Design cpu, start of the top module:
module cpu(
	input clk,
	input reset,
	input logic [15:0] i_mem_rddata,
	input logic i_mem_wait,  
	input logic i_mem_rddatavalid,  
	output logic [15:0] o_mem_wrdata,
	output logic [15:0] o_mem_addr,
	output logic o_mem_rd,
	output logic o_mem_wr
);
	logic PC_write;
	logic Addr_sel;
	logic mem_rd;
	logic mem_wr;
	logic MDR_load;
	logic IR_load;
	logic OpA_sel;
	logic OpAB_load;
	logic [1:0] ALU_1_sel;
	logic [1:0] ALU_2_sel;
	logic [1:0] ALUop_sel;
	logic ALU_out;
	logic RF_write;
	logic Reg_in;
	logic Flag_write;
	logic RF_write_call;
	logic mov_hi;
	logic N, Z, imm;
	logic [3:0] instr;
	datapath data(
		.rst(reset),
		.clk(clk), 
		.i_mem_rddata(i_mem_rddata),
		.i_PC_write(PC_write),
		.i_Addr_sel(Addr_sel),
		.i_mem_wr(mem_wr),
		.i_MDR_load(MDR_load),
		.i_IR_load(IR_load),
		.i_OpA_sel(OpA_sel),
		.i_OpAB_load(OpAB_load),
		.i_ALU_1_sel(ALU_1_sel),
		.i_ALU_2_sel(ALU_2_sel),
		.i_ALUop_sel(ALUop_sel),
		.i_ALU_out(ALU_out),
		.i_RF_write(RF_write),
		.i_Reg_in(Reg_in),
		.i_Flag_write(Flag_write),
		.i_RF_write_call(RF_write_call),
		.i_mov_hi(mov_hi),
		.o_N(N),
		.o_Z(Z),
		.o_instr(instr),
		.o_mem_wrdata(o_mem_wrdata),
		.o_mem_addr(o_mem_addr),
		.o_mem_rd(mem_rd),
		.o_mem_wr(mem_wr),
		.o_imm(imm)
	);
	control control(
		.rst(reset),
		.clk(clk),
		.i_N(N),
		.i_Z(Z),
		.i_instr(instr),
		.i_imm(imm),
		.i_mem_wait(i_mem_wait),
		.i_mem_rddatavalid(i_mem_rddatavalid),  
		.o_PC_write(PC_write),
		.o_Addr_sel(Addr_sel),
		.o_mem_rd(o_mem_rd),
		.o_mem_wr(o_mem_wr),
		.o_MDR_load(MDR_load),
		.o_IR_load(IR_load),
		.o_OpA_sel(OpA_sel),
		.o_OpAB_load(OpAB_load),
		.o_ALU_1_sel(ALU_1_sel),
		.o_ALU_2_sel(ALU_2_sel),
		.o_ALUop_sel(ALUop_sel),
		.o_ALU_out(ALU_out),
		.o_RF_write(RF_write),
		.o_Reg_in(Reg_in),
		.o_Flag_write(Flag_write),
		.o_RF_write_call(RF_write_call),
		.o_mov_hi(mov_hi)
	);
endmodule
clock: 2.13 ns
lec_check: 0
abc_area: 1
cap_margin: 0
core_aspect_ratio: 1.33
core_margin: 2
core_utilization: 72
cts_cluster_diameter: 318
cts_cluster_size: 96
hold_slack_margin: -0.07
place_density: 0.38
slew_margin: 20
tns_end_percent: 10
run.sh (not shown) runs the stock make flow with config.mk's settings and CLKGATE_MAP_FILE=.
The baseline never finished: it broke off in global routing (5_1_grt) on GRT-0232.
Rerun with:
Settings changed: ABC_AREA 1 to not set, CAP_MARGIN 0 to 20, CORE_ASPECT_RATIO 1.33 to not set, CORE_UTILIZATION 72 to 65, CTS_CLUSTER_DIAMETER 318 to not set, CTS_CLUSTER_SIZE 96 to not set, HOLD_SLACK_MARGIN -0.07 to not set, PLACE_DENSITY 0.38 to not set, TNS_END_PERCENT 10 to not set.
Clock period 2.13 ns to 3.26 ns, I/O delays scaled along.
Result:
- With this change the flow produced a layout that fails on setup timing
- die area came out higher by 13%
- area after synthesis came out higher by about 2.1%
- synthesized cell count came out lower by about 11%
Rerun with:
Settings changed: ABC_AREA set to 1, CORE_UTILIZATION 65 to 70, SETUP_SLACK_MARGIN set to 0.81.
Clock period 3.26 ns to 4.48 ns, I/O delays scaled along.
Effect:
- The new run went through all stages and came out clean
- design area goes down by a little under a tenth
- count of clock-buffer cells in the layout goes down by 1
- critical path depth goes up by 5
- total power goes down by a quarter to a third
- worst setup slack improves by 1.4 ns
- utilization goes up by 1.7 points
- register-to-register slack improves by 1.4 ns
- global-route usage goes up by 1.8 points
- non-clock buffer count goes down by 120
Rerun with:
Settings changed: ABC_AREA 1 to not set, CORE_UTILIZATION 70 to 40, SETUP_SLACK_MARGIN 0.81 to not set.
Clock period 4.48 ns to 4.8 ns, I/O delays scaled along.
Power drops by 15%; first-iteration DRC count went down by 44%; clock-buffer cell count stays the same.

* * *

== job 936 ==
Starting RTL as in the previous note.
make LEC_CHECK=0 ABC_AREA=1 CAP_MARGIN=20 CORE_MARGIN=2 CORE_UTILIZATION=72 CTS_CLUSTER_DIAMETER=318 CTS_CLUSTER_SIZE=96 SLEW_MARGIN=20 finish   # period 2.13 ns
Job 936: GRT-0232 in 5_1_grt -> run aborted
Edits applied to the flow inputs when going from job 936 to job 3371:
# job 936
export LEC_CHECK = 0
export ABC_AREA = 1
export CAP_MARGIN = 20
export CORE_MARGIN = 2
export CORE_UTILIZATION = 72
export CTS_CLUSTER_DIAMETER = 318
export CTS_CLUSTER_SIZE = 96
export SLEW_MARGIN = 20
create_clock -name core_clock -period 2.13 [get_ports {clk}]
# job 3371
export LEC_CHECK = 0
export ABC_AREA = 1
export CAP_MARGIN = 20
export CORE_MARGIN = 2
export CORE_UTILIZATION = 72
export SLEW_MARGIN = 20
create_clock -name core_clock -period 4.19 [get_ports {clk}]
### Flow results
Job 936 did not run to completion, as it errored out during 5_1_grt. What the final checks of job 3371 revealed, after a flow that finished every stage, was a layout that fails on setup timing. Sort job 936 and job 3371 by pre-CTS worst setup slack, descending, and job 3371 comes first. Higher count of buffers added by post-CTS timing repair for setup goes to job 936 over job 3371. From job 936 to job 3371 the numbers moved as follows: number of clock sinks seen by CTS essentially unchanged; synthesized cell count was more or less identical; total of cells resized after clock tree synthesis now smaller; share of the core filled by cells before placement flat.
The inputs of job 1561 differ from those of job 3371 as listed below.
# job 3371
export LEC_CHECK = 0
export ABC_AREA = 1
export CAP_MARGIN = 20
export CORE_MARGIN = 2
export CORE_UTILIZATION = 72
export SLEW_MARGIN = 20
create_clock -name core_clock -period 4.19 [get_ports {clk}]
# job 1561
export LEC_CHECK = 0
export CAP_MARGIN = 20
export CORE_MARGIN = 2
export CORE_UTILIZATION = 40
export SLEW_MARGIN = 20
create_clock -name core_clock -period 4.73 [get_ports {clk}]
## What came out
Every stage of the flow completed for job 1561, and the final layout passed the timing, design-rule and antenna checks. Capturing element of the worst setup path: data.ALU_out_reg[15] -> job 1561, data.PC[15] -> job 3371. The first-iteration detailed-routing DRC count number comes out lower for job 1561 vs job 3371. Of the two values seen for start point of the critical path, data.IR[3] was produced by job 3371 and data.IR[1] by job 1561. Diff job 3371..job 1561 | post-synthesis async set-or-reset flop share | unchanged. Job 1561: post-synthesis simple-gate area fraction is 4.5 points lower than what job 3371 reported. Against job 3371 as the reference, job 1561 delivers a higher data required time of the worst path. Compared with job 3371, job 1561 shows a post-cts gate resize count that is 1 higher. When job 1561 is measured against job 3371, its global-route usage turns out 19 points lower. In the tables for job 3371 and job 1561, power share of the clock group reads higher with job 3371. The more densely filled core belongs to job 3371, not job 1561. Setup TNS: job 1561 vs job 3371 up 540 ps.
What job 3603 does differently from job 1561 at the input level:
# job 1561
export LEC_CHECK = 0
export CAP_MARGIN = 20
export CORE_MARGIN = 2
export CORE_UTILIZATION = 40
export SLEW_MARGIN = 20
create_clock -name core_clock -period 4.73 [get_ports {clk}]
# job 3603
export LEC_CHECK = 0
export CAP_MARGIN = 20
export CORE_MARGIN = 2
export CORE_UTILIZATION = 67
export SLEW_MARGIN = 20
create_clock -name core_clock -period 3.91 [get_ports {clk}]
--- outcome ---
Job 3603: all stages done; final checks FAILED (setup timing). Between job 1561 and job 3603, critical path depth is lower for job 1561, job 3603 comes in above that. Area growth from synthesis to final layout was higher in job 3603 than in job 1561. Power dissipated by switching net loads up about 30% in job 3603 wrt job 1561. [compare] base=job 1561 new=job 3603: sequential power climbed 21%, sequential share of layout area lost 1.5 points, highest achievable clock rate went up. Required arrival time at the worst endpoint in job 3603 vs job 1561: down 670 ps.
Power is estimated from default activity; no workload was simulated.
